Setup of run A:
// ALU_Top
module ALU_Top #(parameter Data_In_Width = 16)
(
    input   wire            [Data_In_Width-1 : 0]    A ,      
    input   wire            [Data_In_Width-1 : 0]    B ,      
    input   wire                          [3 : 0]    ALU_FUN,   
    input   wire                                     CLK,
    input   wire                                     RST,
    output  wire      [(2*Data_In_Width)-1 : 0]      Arith_OUT,   
    output  wire                                     Arith_Flag,
    output  wire            [Data_In_Width-1 : 0]    Logic_OUT, 
    output  wire                                     Logic_Flag,
    output  wire                          [1 : 0]    CMP_OUT,
    output  wire                                     CMP_Flag,
    output  wire            [Data_In_Width-1 : 0]    Shift_OUT, 
    output  wire                                     Shift_Flag
);
clock: 29.6 ns
lec_check: 0
abc_area: 1
cap_margin: 20
core_margin: 2
core_utilization: 59
cts_cluster_size: 99
setup_slack_margin: 3.98
slew_margin: 20
run.sh (not shown) runs the stock make flow with config.mk's settings and CLKGATE_MAP_FILE=.
5_1_grt: run A exited with error
Modified inputs, run B compared to run A
--- a/flow/config.mk
+++ b/flow/config.mk
@@ -11,3 +11,3 @@
-export CORE_UTILIZATION = 59
-export CTS_CLUSTER_SIZE = 99
-export SETUP_SLACK_MARGIN = 3.98
+export CORE_UTILIZATION = 68
+export CTS_CLUSTER_SIZE = 96
+export PLACE_DENSITY = 0.37
==> flow/constraint.sdc <==
create_clock -name core_clock -period 90.6 [get_ports {CLK}]
set_input_delay 18.1200 -clock core_clock [delete_from_list [all_inputs] [get_ports {CLK}]]
set_output_delay 18.1200 -clock core_clock [all_outputs]
set_load 0.01 [all_outputs]
[summary]
Across run A and run B, no clean finish was achieved. Run B completed end to end; final checks failed (max-capacitance violations). Run A did not run to completion, as it errored out during 5_1_grt. Die boundary height: run B < run A. In the reports for run A and run B, the smaller total die size belongs to run B. Comparing number of gates resized after CTS for run A and run B, the smaller number came from run B. Number of I/O pins came out exactly the same in run A and run B. Clock sink count came out exactly the same in run A and run B. Chip width (run B / run A): 0.932. Sort run A and run B by core box area, descending, and run A comes first. In run B, the floorplan core density came out 9.4 points above the value in run A.
#### Input delta (run C over run B)
--- a/flow/config.mk
+++ b/flow/config.mk
@@ -8 +7,0 @@
-export ABC_AREA = 1
@@ -11,3 +10 @@
-export CORE_UTILIZATION = 68
-export CTS_CLUSTER_SIZE = 96
-export PLACE_DENSITY = 0.37
+export CORE_UTILIZATION = 40
==> flow/constraint.sdc <==
create_clock -name core_clock -period 85.0 [get_ports {CLK}]
set_input_delay 17.0000 -clock core_clock [delete_from_list [all_inputs] [get_ports {CLK}]]
set_output_delay 17.0000 -clock core_clock [all_outputs]
set_load 0.01 [all_outputs]
Findings:
Against run B as the reference, run C delivers a lower simple logic cell fraction of the synthesized area.
Run C went all the way through the flow, and no timing, DRC or antenna check failed.
Delta(max-capacitance violation count, run C - run B) < 0
Taking run B as the reference point, the post-CTS resize count of run C rises by about 50%.
Run C vs run B, data arrival time of the critical path went down by 5090 ps.
Modified inputs, run D compared to run C
--- a/flow/config.mk
+++ b/flow/config.mk
@@ -10 +10 @@
-export CORE_UTILIZATION = 40
+export CORE_UTILIZATION = 34
==> flow/constraint.sdc <==
create_clock -name core_clock -period 123.0 [get_ports {CLK}]
set_input_delay 24.6000 -clock core_clock [delete_from_list [all_inputs] [get_ports {CLK}]]
set_output_delay 24.6000 -clock core_clock [all_outputs]
set_load 0.01 [all_outputs]
--- outcome ---
Relative to run C, worst-case setup margin in the final layout increased by 6750 ps in run D. Of run C and run D, the run reporting the lower number of antenna violations at the first check in global routing was run C. Of run C and run D, the run reporting the lower multi-input logic portion of the cell area was run C. Compared with run C, run D shows biggest fanout along the worst timing path that has gone up by more than a quarter. Non-clock buffer count on run D is down relative to run C. Run D ran to completion and came out clean on the timing, DRC and antenna checks. Run D does better than run C on worst hold-check slack. Lower number of antenna repair diodes goes to run C over run D. Run D vs run C: cell area down by more than 10%.
Modified inputs, run E compared to run D
--- a/flow/config.mk
+++ b/flow/config.mk
@@ -7,0 +8 @@
+export ABC_AREA = 1
@@ -10 +11,2 @@
-export CORE_UTILIZATION = 34
+export CORE_UTILIZATION = 58
+export CTS_CLUSTER_DIAMETER = 233
@@ -11,0 +14 @@
+export TNS_END_PERCENT = 5
==> flow/constraint.sdc <==
create_clock -name core_clock -period 46.2 [get_ports {CLK}]
set_input_delay 9.2400 -clock core_clock [delete_from_list [all_inputs] [get_ports {CLK}]]
set_output_delay 9.2400 -clock core_clock [all_outputs]
set_load 0.01 [all_outputs]
Notes after the runs:
What the final checks of run E revealed, after a flow that finished every stage, was a layout that fails on negative setup slack.
Between run E and run D, the clock tree buffer depth does not differ in any meaningful way.
Area fraction of clock buffers and clock inverters across run D and run E: no real change.
In the flow results for run D and run E, the initial antenna violation count is larger on run D.
Run E vs. run D: final hold violation count neither gained nor lost much, number of cell instances after yosys synthesis picked up an extra 559.
Compared with run D, run E shows a higher floorplan-stage core utilization.
